== P ==
==> flow/design.v (excerpt) <==
module CPU_6507(
	output [12:0] addr_bus,
	output reg [7:0] d_out,
	input [7:0] d_in,
	output reg wenb,
	input clk,
	input rstb,
	input rdy
);
reg [7:0] A;
reg [7:0] X;
reg [7:0] Y;
reg carry;
reg intr_disable;
reg overflow;
reg decimal;
reg [7:0] stack_ptr;
reg negative;
reg zero;
reg [15:0] PC;
reg [15:0] full_addr;
assign addr_bus = full_addr[12:0];
reg [7:0] addr_in_buff;
reg [7:0] I;
reg is_reset;
reg [3:0] phase;
wire [7:0] instr = phase == 1 ? d_in : I;
wire isNOP = instr == 8'hEA;
wire isLoadOrStore = instr[7:6] == 2'b10 && !isNOP && !(
		instr == 8'h90 ||
		instr == 8'hB0 ||
		instr[3:0] == 4'h8 ||
		instr[3:0] == 4'hA
	);
wire isLoad = isLoadOrStore && instr[5];
wire isStore = isLoadOrStore && !instr[5];
wire isJSR = instr == 8'h20;
wire isRTS = instr == 8'h60;
wire isRTI = instr == 8'h40;
wire isTransfer = instr == 8'h98 || instr == 8'hA8 || (instr[3:0] == 4'hA && instr[7:6] == 2'b10);
wire isBranch = instr[4:0] == 5'h10;
wire isJump = instr == 8'h4C || instr == 8'h6C;
wire isStack = ~instr[7] && instr[4:0] == 5'h08;
wire pull = instr[5];
wire isSpecial = (~instr[7] && instr[4:0] == 5'h18) || instr == 8'hB8 || instr == 8'hD8 || instr == 8'hF8;
wire isArith = !isLoadOrStore && !isNOP && !isTransfer && !isBranch && !isJump && !isTransfer && !isStack && !isSpecial;
wire isBreak = instr == 8'h00;
wire isImplied = instr[3:0] == 4'hA || instr[3:0] == 4'h8;
wire isImmediate = instr[4:0] == 5'h09 || instr[3:0] == 4'h02 || (instr[7] && ~instr[4] && instr[3:0] == 0); 
wire isIndexed = instr[4];
wire indexedByY = instr[3:0] == 4'h1 || instr[3:0] == 4'h9 || instr == 8'h96 || instr == 8'hB6 || instr == 8'hBE;
wire indexedIndirect = instr[4:0] == 5'h01;
wire indirectIndexed = instr[4:0] == 5'h11;
wire zeropage = (indexedIndirect || indirectIndexed || instr[3:2] == 2'b01) && !isImplied;
wire addr16 = !isImmediate && (instr[3:0] == 4'h9 || instr[3:2] == 2'b11 || instr == 8'h20) && !isImplied;
  ...
For scale: ~100 flip-flops, about 33 I/O pins.
Settings: LEC_CHECK=0, ABC_AREA=1, CAP_MARGIN=20, CORE_MARGIN=2, CORE_UTILIZATION=65, CTS_CLUSTER_DIAMETER=374, CTS_CLUSTER_SIZE=100, PLACE_DENSITY=0.35, SLEW_MARGIN=20; clock period 6.73 ns.
run.sh (not shown) runs the stock make flow with config.mk's settings and CLKGATE_MAP_FILE=.
Setup changes, P to Q
Settings: a deleted PLACE_DENSITY that had been 0.35; a deleted ABC_AREA that had been 1; a deleted CTS_CLUSTER_DIAMETER that had been 374; a deleted CTS_CLUSTER_SIZE that had been 100; a change of CORE_UTILIZATION from 65 to 40; a change of the clock period (ns, I/O delays scaled along) from 6.73 to 8.2.
==> comparison <==
- Relative to P, layout clock buffer count increased by 1 in Q.
- Higher share of power burned in registers goes to Q over P.
- STATUS cell area: Q loses against P
- Number of cells on the worst reg-to-reg path in Q is 13 below P.
- The lower count of non-CTS buffers in the layout of Q and P is in P.
- From P to Q the numbers moved as follows: final worst hold slack now larger; total power now smaller; sequential cell count comparable.
- Synthesized area on Q is behind P.
Here is what was changed in the inputs of R compared with Q.
Settings: PLACE_DENSITY_LB_ADDON newly set to 0.25; TNS_END_PERCENT newly set to 80; the clock period (ns, I/O delays scaled along) changed from 8.2 to 9.0.
The lower cell leakage power came out of R.
Initial antenna violation count on R is up relative to Q.
R against Q: via count of the first global-routing pass moved down, post-route worst hold slack level.
Summary — share of the clock period used by the worst path after layout, R relative to Q: lower, by 3.2 points.
Compared with Q, R improves setup slack.
Count of non-CTS buffers in the layout (Q / R): 1.10
R against Q: final cell count without fillers lost 10, core utilization lost 0.19 points.
Relative to R, the following input files were edited for S:
Settings: clearing PLACE_DENSITY_LB_ADDON, which used to be 0.25; clearing TNS_END_PERCENT, which used to be 80; swapping 40 for 68 in CORE_UTILIZATION; swapping 9.0 for 14.3 in the clock period (ns, I/O delays scaled along).
[summary]
- Looking at end point of the critical path, the d_out[4] result is from S; the Y[7] one comes from R.
- S gives less area added between synthesis and finish than R did.
- Cmp S vs R: part of the total power dissipated in the clock network higher in S
- Total power of S is lower than that of R.
- S vs. R: number of global-route vias before repair increased 763; data arrival time of the worst path increased 1.28 ns; sequential share of layout area increased 0.38 points; number of placement rows decreased 17.
- Worst hold slack, S and R: lower on R
- S vs. R: half-perimeter wire length after detailed placement lower, routed via count up 5.4%.

---

== run 1 ==
Starting RTL as in the previous note.
clock: 2.6 ns
lec_check: 0
abc_area: 1
cap_margin: 20
core_aspect_ratio: 0.5
core_margin: 2
core_utilization: 72
cts_cluster_diameter: 396
cts_cluster_size: 99
setup_slack_margin: 0.61
slew_margin: 20
tns_end_percent: 5
Run 1: it failed during detailed placement (3_5_place_dp), and the tool reported DPL-0033.
Input-level comparison between run 2 and run 1:
- CORE_ASPECT_RATIO: 0.5 -> unset
- CORE_UTILIZATION: 72 -> 59
- CTS_CLUSTER_SIZE: 99 -> 100
- CTS_CLUSTER_DIAMETER: 396 -> unset
- TNS_END_PERCENT: 5 -> unset
- SETUP_SLACK_MARGIN: 0.61 -> unset
- the clock period (ns, I/O delays scaled along): 2.6 -> 6.73
Notes after the runs:
Among run 1 and run 2, the run that stopped before the end is run 1, and it is the only one. Seen in the log of run 1: DPL-0033 during detailed placement (3_5_place_dp), after which the run never completed. Run 2 — floorplan-stage core utilization 13 points lower, run 1 as reference. Run 1 fits on a die that is smaller than the die of run 2. Number of standard-cell rows in the floorplan: higher on run 2. Run 1 → run 2: fraction of the yosys area taken by sequential cells roughly the same, Yosys chip area roughly the same, average instance area after synthesis roughly the same, core region area higher.
Input changes introduced in run 3 (baseline for comparison: run 2):
- TNS_END_PERCENT now 5, previously not set
- CORE_UTILIZATION now 58, was 59
- CTS_CLUSTER_SIZE no longer set, was 100
- SETUP_SLACK_MARGIN now 1.34, previously not set
- the clock period (ns, I/O delays scaled along) now 4.58, was 6.73
Findings:
[run 3] flow finished | final checks: failed | reasons: negative setup slack. Every stage of the flow completed for run 2, and the final layout passed the timing, design-rule and antenna checks. | final cell count | higher: run 3 |. The run showing the smaller fraction of the cycle the final worst path needs is run 2. Sort run 2 and run 3 by total wire length asc -> top: run 2. in2reg as the kind of critical path was reported by run 2, and reg2reg by run 3.
Here is what was changed in the inputs of run 4 compared with run 3.
- CTS_CLUSTER_DIAMETER: unset -> 95
- CORE_UTILIZATION: 58 -> 72
- SETUP_SLACK_MARGIN: 1.34 -> unset
- TNS_END_PERCENT: 5 -> unset
- the clock period (ns, I/O delays scaled along): 4.58 -> 4.45
==> results <==
Taking run 3 as the reference, in run 4 post-CTS setup-driven buffer insertion count increased by about 60% relative to the old numbers; post-DP HPWL went down; net count after synthesis about even; number of resized instances in the post-cts repair step lower.
Die area was lower in run 4 than in run 3.
Sort run 3 and run 4 by total core area, descending, and run 3 comes first.
The remaining runs in run 3 and run 4 completed every stage, whereas run 4 halted early.
global routing (5_1_grt): run 4 exited with error
The flow for run 3 finished, though final verification flagged negative setup slack.
Compared with run 3, run 4 shows a placed instance count that is 43 lower.
Taking run 4 as 1.0, run 3 lands at 1.11 on horizontal die dimension.
Run 3 -> run 4: weighted congestion at the end of routability-driven global placement increased by a little under 10%
Power and IR drop assume default switching activity.
